==> run X: inputs <==
==> flow/design.v <==
`timescale 1ns/1ns
module Controller(input clk, rst, start, compare, flag, output InitYin, InitW1, InitW2, InitB, InitFlag, InitAlpha, LdX1, LdX2, LdT, Select2, LdYin, LdFlag, LdAlphaT, LdW1, LdW2, LdB,ReadEn,Ready, output [1:0] Select1, Sel1, Sel2);
	reg initYin, initW1, initW2, initB, initFlag, initAlpha, ldX1, ldX2, ldT, select2, ldYin, ldFlag, ldAlphaT, ldW1, ldW2, ldB;
	reg [1:0] select1, sel1, sel2;
	reg [3:0] ns, ps;
	reg ldCnt, cntDown;
	reg readEn, ready;
	wire co;
	reg [7:0] Cout;
	always@(ps, start, co, compare, flag)begin
		ns = 4'b0;
		case(ps)
			4'b0000: begin
				ns = (start)? 4'b0001 : 4'b0000;
			  end
			4'b0001: begin
				ns = 4'b0010;
				end
			4'b0010: begin
				ns = 4'b0011;
				end
			4'b0011: begin
				ns = 4'b0100;
				end
			4'b0100: begin
				ns = 4'b0101;
				end
			4'b0101: begin
				ns = compare ? 4'b0110 : 4'b1010;
				end
			4'b0110: begin
				ns = 4'b0111;
				end
			4'b0111: begin
				ns = 4'b1000;
				end
			4'b1000: begin
				ns = 4'b1001;
				end
			4'b1001: begin
				ns = 4'b1010;
				end
			4'b1010: begin
				ns = (co == 0) ? 4'b0010 : 
				     (flag == 1) ? 4'b1011 : 
				     (flag == 0) ? 4'b0000 : 4'b1010;
				end
			4'b1011: begin
			  ns = 4'b0010;
			  end
			default: ns = 4'b0000;
		endcase
	end
	always@(ps)begin
		{initYin, initW1, initW2, initB, initFlag, ldCnt, initAlpha, ldX1, ldX2, ldT, cntDown, select2, ldYin, ldFlag, ldAlphaT, ldW1, ldW2, ldB} = 18'b0;
		readEn = 1'b0;
		ready = 1'b0;
		select1 = 2'b0;
		sel1 = 2'b0;
		sel2 = 2'b0;
		case(ps)
			4'b0000: begin
				ready = 1;
			  end
			4'b0001: begin
				initW1 = 1;
				initW2 = 1;
				initB = 1;
				initYin = 1;
				ldCnt = 1;
				initAlpha = 1;
				end
			4'b0010: begin
				ldX1 = 1;
				ldX2 = 1;
				ldT = 1;
				cntDown = 1;
				readEn = 1;
				end
			4'b0011: begin
				sel1 = 2'b00;
				sel2 = 2'b01;
				select1 = 2'b01;
				select2 = 1;
				ldYin = 1;
				end
			4'b0100: begin
				sel1 = 2'b01;
				sel2 = 2'b10;
				select1 = 2'b00;
				select2 = 1;
				ldYin = 1;
				end
			4'b0101: begin
				end
			4'b0110: begin
				sel1 = 2'b10;
				sel2 = 2'b0;
				ldAlphaT = 1;
				ldFlag = 1;
				end
			4'b0111: begin
				sel1 = 2'b11;
				sel2 = 2'b01;
				select2 = 1;
				select1 = 2'b10;
				ldW1 = 1;
				end
			4'b1000: begin
				sel1 = 2'b11;
				sel2 = 2'b10;
				select2 = 1;
				select1 = 2'b11;
				ldW2 = 1;
				end
			4'b1001: begin
				select2 = 0;
				select1 = 2'b01;
				ldB = 1;
				end
			4'b1010: begin
				end
			4'b1011: begin
			  ldCnt = 1;
			  initFlag = 1;
			  end
		endcase
	end
	always@(posedge clk,posedge rst)begin
		if(rst) ps <= 4'b0000;
		else ps <= ns;
	end
	always@(posedge clk, posedge rst)begin
	  if(rst)
	    Cout = 8'b11001000;
	  else begin
	    if(ldCnt) Cout <= 8'b11001000;
	    else if(cntDown) Cout <= Cout - 1;
	  end
  end
  assign co = ~|{Cout};
  assign InitYin = initYin;
  assign InitW1 = initW1;
  assign InitW2 = initW2;
  assign InitB = initB;
  assign InitFlag = initFlag;
  assign LdCnt = ldCnt;
  assign InitAlpha = initAlpha;
  assign LdX1 = ldX1;
  assign LdX2 = ldX2;
  assign LdT = ldT;
  assign CntDown = cntDown;
  assign Select1 = select1;
  assign Select2 = select2;
  assign LdYin = ldYin;
  assign LdFlag = ldFlag;
  assign LdAlphaT = ldAlphaT;
  assign LdW1 = ldW1;
  assign LdW2 = ldW2;
  assign LdB = ldB;
  assign Sel1 = sel1;
  assign Sel2 = sel2;
  assign ReadEn = readEn;
  assign Ready = ready;
endmodule
`timescale 1ns/1ns
module FlagReg(input clk,rst,loadData,initVal, output out);
  reg outData;
  assign out = outData;
  always@(posedge clk, posedge rst)begin
    if(rst) outData <= 1'b0;
    else
    begin
      if(initVal) outData <= 1'b0;
      else
    begin
    if (loadData) outData <= 1'b1;
    else outData <= outData;
    end
  end
  end
endmodule
`timescale 1ns/1ns
module Reg2bit(input clk,rst,loadData,initVal, input [1:0] inData, output[1:0] out);
  reg [1:0] outData;
  assign out = outData;
  always@(posedge clk, posedge rst)begin
    if(rst) outData <= 2'b0;
    else
    begin
      if(initVal) outData <= 2'b0;
      else
    begin
    if (loadData) outData <= inData;
    else outData <= outData;
    end
  end
  end
endmodule
`timescale 1ns/1ns
module Reg3bit(input clk,rst,loadData,initVal, input [2:0] inData, output[2:0] out);
  reg [2:0] outData;
  assign out = outData;
  always@(posedge clk, posedge rst)begin
    if(rst) outData <= 3'b0;
    else
    begin
      if(initVal) outData <= 3'b0;
      else
    begin
    if (loadData) outData <= inData;
    else outData <= outData;
    end
  end
  end
endmodule
`timescale 1ns/1ns
module Reg7bit(input clk,rst,loadData,initVal, input [6:0] inData, output[6:0] out);
  reg [6:0] outData;
  assign out = outData;
  always@(posedge clk, posedge rst)begin
    if(rst) outData <= 7'b0;
    else
    begin
      if(initVal) outData <= 7'b0;
      else
    begin
    if (loadData) outData <= inData;
    else outData <= outData;
    end
  end
  end
endmodule
`timescale 1ns/1ns
module Reg14bit(input clk,rst,loadData,initVal, input [13:0] inData, output[13:0] out);
  reg [13:0] outData;
  assign out = outData;
  always@(posedge clk, posedge rst)begin
    if(rst) outData <= 14'b0;
    else
    begin
      if(initVal) outData <= 14'b0;
      else
    begin
    if (loadData) outData <= inData;
    else outData <= outData;
    end
  end
  end
endmodule
`timescale 1ns/1ns
module Mux2to1(input select, input [13:0]in1,in2, output [13:0]MuxOut);
  assign MuxOut = ~select ? in1 : in2;
endmodule
`timescale 1ns/1ns
module Mux4to1(input [1:0]select, input [13:0]in1,in2,in3,in4, output [13:0]MuxOut);
  assign MuxOut = select==2'b00 ? in1 :
          select==2'b01 ? in2 :
          select==2'b10 ? in3 :
          select==2'b11 ? in4 : 14'bz;
endmodule
`timescale 1ns/1ns
module adder( input [13:0] op1, op2, output [13:0] result );
  assign result = op1 + op2;
endmodule
`timescale 1ns/1ns
module multiplier( input [13:0] op1, op2, output [13:0] result );
  wire [27:0] w;
  wire signed [13:0] operand1,operand2;
  assign operand1 = op1;
  assign operand2 = op2;
  assign w = operand1 * operand2;
  assign result = w[21:8];
endmodule
`timescale 1ns/1ns
module DataPath(input clk,rst, input [6:0] x1Data,x2Data, input [1:0] tData, input InitYin, InitW1, InitW2, InitB, InitFlag, InitAlpha, LdX1, LdX2, LdT, Select2, LdYin, LdFlag, LdAlphaT, LdW1, LdW2, LdB, input [1:0]  Select1, Sel1, Sel2, output compare, flag, output[1:0] signYin, output[13:0] w1,w2,b,Yin);
  wire [6:0] x1,x2;
  wire [1:0] t;
  wire [2:0] alpha,alphaT;
  wire [13:0] AddOut,MultOut,MultOp1,MultOp2,AddOp1,AddOp2;
  wire [13:0] castedT,castedAlphaT,castedAlpha,castedX1,castedX2;
  assign castedT = t[1] ? {4'b1111, t, 8'b0}: {4'b0, t, 8'b0};
  assign castedAlphaT = alphaT[2] ? {5'b11111, alphaT, 6'b0}: {5'b0, alphaT, 6'b0};
  assign castedAlpha = alpha[2] ? {5'b11111, alpha, 6'b0}: {5'b0, alpha, 6'b0};
  assign castedX1 = x1[6] ? {3'b111, x1, 4'b0}: {3'b0, x1, 4'b0};
  assign castedX2 = x2[6] ? {3'b111, x2, 4'b0}: {3'b0, x2, 4'b0};
  FlagReg FLAG(clk,rst,LdFlag,InitFlag, flag);
  Reg2bit T(clk,rst,LdT,1'b0,tData,t);
  Reg3bit ALPHA(clk,rst,InitAlpha,1'b0,3'b011, alpha);
  Reg3bit ALPHAT(clk,rst,LdAlphaT,1'b0,MultOut[8:6], alphaT);
  Reg7bit X1(clk,rst,LdX1,1'b0,x1Data, x1);
  Reg7bit X2(clk,rst,LdX2,1'b0,x2Data, x2);
  Reg14bit W1(clk,rst,LdW1,InitW1,AddOut, w1);
  Reg14bit W2(clk,rst,LdW2,InitW2,AddOut, w2);
  Reg14bit B (clk,rst,LdB,InitB,AddOut, b);
  Reg14bit YIN (clk,rst,LdYin,InitYin,AddOut, Yin);
  Mux4to1 MULTOP1(Sel1,w1,w2,castedT,castedAlphaT, MultOp1);
  Mux4to1 MULTOP2(Sel2,castedAlpha,castedX1,castedX2,14'b0, MultOp2);
  Mux4to1 ADDOP1(Select1,Yin,b,w1,w2, AddOp1);
  Mux2to1 ADDOP2(Select2,castedAlphaT,MultOut, AddOp2);
  multiplier MULTIPLIER(MultOp1,MultOp2, MultOut);
  adder ADDER(AddOp1,AddOp2, AddOut);
  assign compare = (Yin == 14'b0) ? 1 : (Yin[13] ^ t[1]);
  assign signYin = Yin[13] ? 2'b11 : 2'b01;  
endmodule
`timescale 1ns/1ns
module LearningMachine(input clk,rst, start, input [6:0] x1Data,x2Data, input [1:0] tData, output[1:0] signYin, output[13:0] w1,w2,b,Yin,output ReadEn, Ready);
  wire [1:0]Select1, Sel1, Sel2;
  wire  flag, InitYin, InitW1, InitW2, InitB, InitFlag, InitAlpha, LdX1, LdX2, LdT, Select2, LdYin, LdFlag, LdAlphaT, LdW1, LdW2, LdB;
  Controller controller(clk, rst, start, compare, flag, InitYin, InitW1, InitW2, InitB, InitFlag, InitAlpha, LdX1, LdX2, LdT, Select2, LdYin, LdFlag, LdAlphaT, LdW1, LdW2, LdB, ReadEn, Ready, Select1, Sel1, Sel2);
  DataPath datapath(clk,rst, x1Data,x2Data, tData, InitYin, InitW1, InitW2, InitB, InitFlag, InitAlpha, LdX1, LdX2, LdT, Select2, LdYin, LdFlag, LdAlphaT, LdW1, LdW2, LdB, Select1, Sel1, Sel2, compare, flag, signYin, w1,w2,b,Yin);
endmodule
==> flow/run.sh <==
#!/bin/bash
# the make line also repeats each setting of config.mk as NAME=value (left out here)
make -C /OpenROAD-flow-scripts/flow DESIGN_CONFIG=/design/flow/config.mk WORK_HOME=/design/flow/orfs CLKGATE_MAP_FILE= finish
==> flow/config.mk <==
export PLATFORM = sky130hd
export DESIGN_NAME = LearningMachine
export DESIGN_NICKNAME = LearningMachine
export VERILOG_FILES = /design/flow/design.v
export SDC_FILE = /design/flow/constraint.sdc
export NUM_CORES = 4
export LEC_CHECK = 0
export CAP_MARGIN = 20
export CORE_MARGIN = 2
export CORE_UTILIZATION = 66
export SLEW_MARGIN = 20
==> flow/constraint.sdc <==
create_clock -name core_clock -period 7.05 [get_ports {clk}]
set_input_delay 1.4100 -clock core_clock [delete_from_list [all_inputs] [get_ports {clk}]]
set_output_delay 1.4100 -clock core_clock [all_outputs]
set_load 0.01 [all_outputs]
==> run R: changes against run X <==
--- a/flow/config.mk
+++ b/flow/config.mk
@@ -7,5 +7,7 @@
 export LEC_CHECK = 0
+export ABC_AREA = 1
 export CAP_MARGIN = 20
 export CORE_MARGIN = 2
-export CORE_UTILIZATION = 66
+export CORE_UTILIZATION = 65
 export SLEW_MARGIN = 20
+export TNS_END_PERCENT = 15
==> flow/constraint.sdc (replaced) <==
create_clock -name core_clock -period 7.63 [get_ports {clk}]
set_input_delay 1.5260 -clock core_clock [delete_from_list [all_inputs] [get_ports {clk}]]
set_output_delay 1.5260 -clock core_clock [all_outputs]
set_load 0.01 [all_outputs]
==> run D: changes against run X <==
--- a/flow/config.mk
+++ b/flow/config.mk
@@ -7,5 +7,9 @@
 export LEC_CHECK = 0
-export CAP_MARGIN = 20
+export CAP_MARGIN = 10
 export CORE_MARGIN = 2
-export CORE_UTILIZATION = 66
+export CORE_UTILIZATION = 69
+export CTS_CLUSTER_DIAMETER = 26
+export GPL_TIMING_DRIVEN = 1
+export MAX_ROUTING_LAYER = met4
+export MIN_ROUTING_LAYER = met1
 export SLEW_MARGIN = 20
==> flow/constraint.sdc (replaced) <==
create_clock -name core_clock -period 7.81 [get_ports {clk}]
set_input_delay 1.5620 -clock core_clock [delete_from_list [all_inputs] [get_ports {clk}]]
set_output_delay 1.5620 -clock core_clock [all_outputs]
set_load 0.01 [all_outputs]
==> run F: changes against run X <==
--- a/flow/config.mk
+++ b/flow/config.mk
@@ -9,3 +9,3 @@
 export CORE_MARGIN = 2
-export CORE_UTILIZATION = 66
+export CORE_UTILIZATION = 8
 export SLEW_MARGIN = 20
==> flow/constraint.sdc (replaced) <==
create_clock -name core_clock -period 13.7 [get_ports {clk}]
set_input_delay 2.7400 -clock core_clock [delete_from_list [all_inputs] [get_ports {clk}]]
set_output_delay 2.7400 -clock core_clock [all_outputs]
set_load 0.01 [all_outputs]
==> impl_metrics.tcl <==
# implementation run metrics
set metrics [dict create \
    worst_slack_ns -1.183 \
    status "complete, but fails checks" \
    failed_checks "setup timing" \
    final-setup-viol-count 32 \
]
[end of results for run X]
==> impl_metrics.tcl <==
# implementation run metrics
set metrics [dict create \
    logic_family "adder cells" \
    final-setup-viol-count 0 \
    inverters 96 \
    min_to "datapath.ALPHA.outData[0]" \
    status "no timing/DRC/antenna violations" \
]
[end of results for run F]
==> impl_metrics.tcl <==
# implementation run metrics
set metrics [dict create \
    worst_slack_ns -0.2007 \
    status "complete, but fails checks" \
    failed_checks "setup timing" \
    diodes 0 \
    final-setup-viol-count 4 \
]
[end of results for run D]
==> impl_metrics.tcl <==
# implementation run metrics
set metrics [dict create \
    worst_slack_ns -0.06772 \
    top_layer "met4" \
    status "complete, but fails checks" \
    failed_checks "setup timing" \
    routed_wl_um 29370 \
    final-setup-viol-count 4 \
]
[end of results for run R]
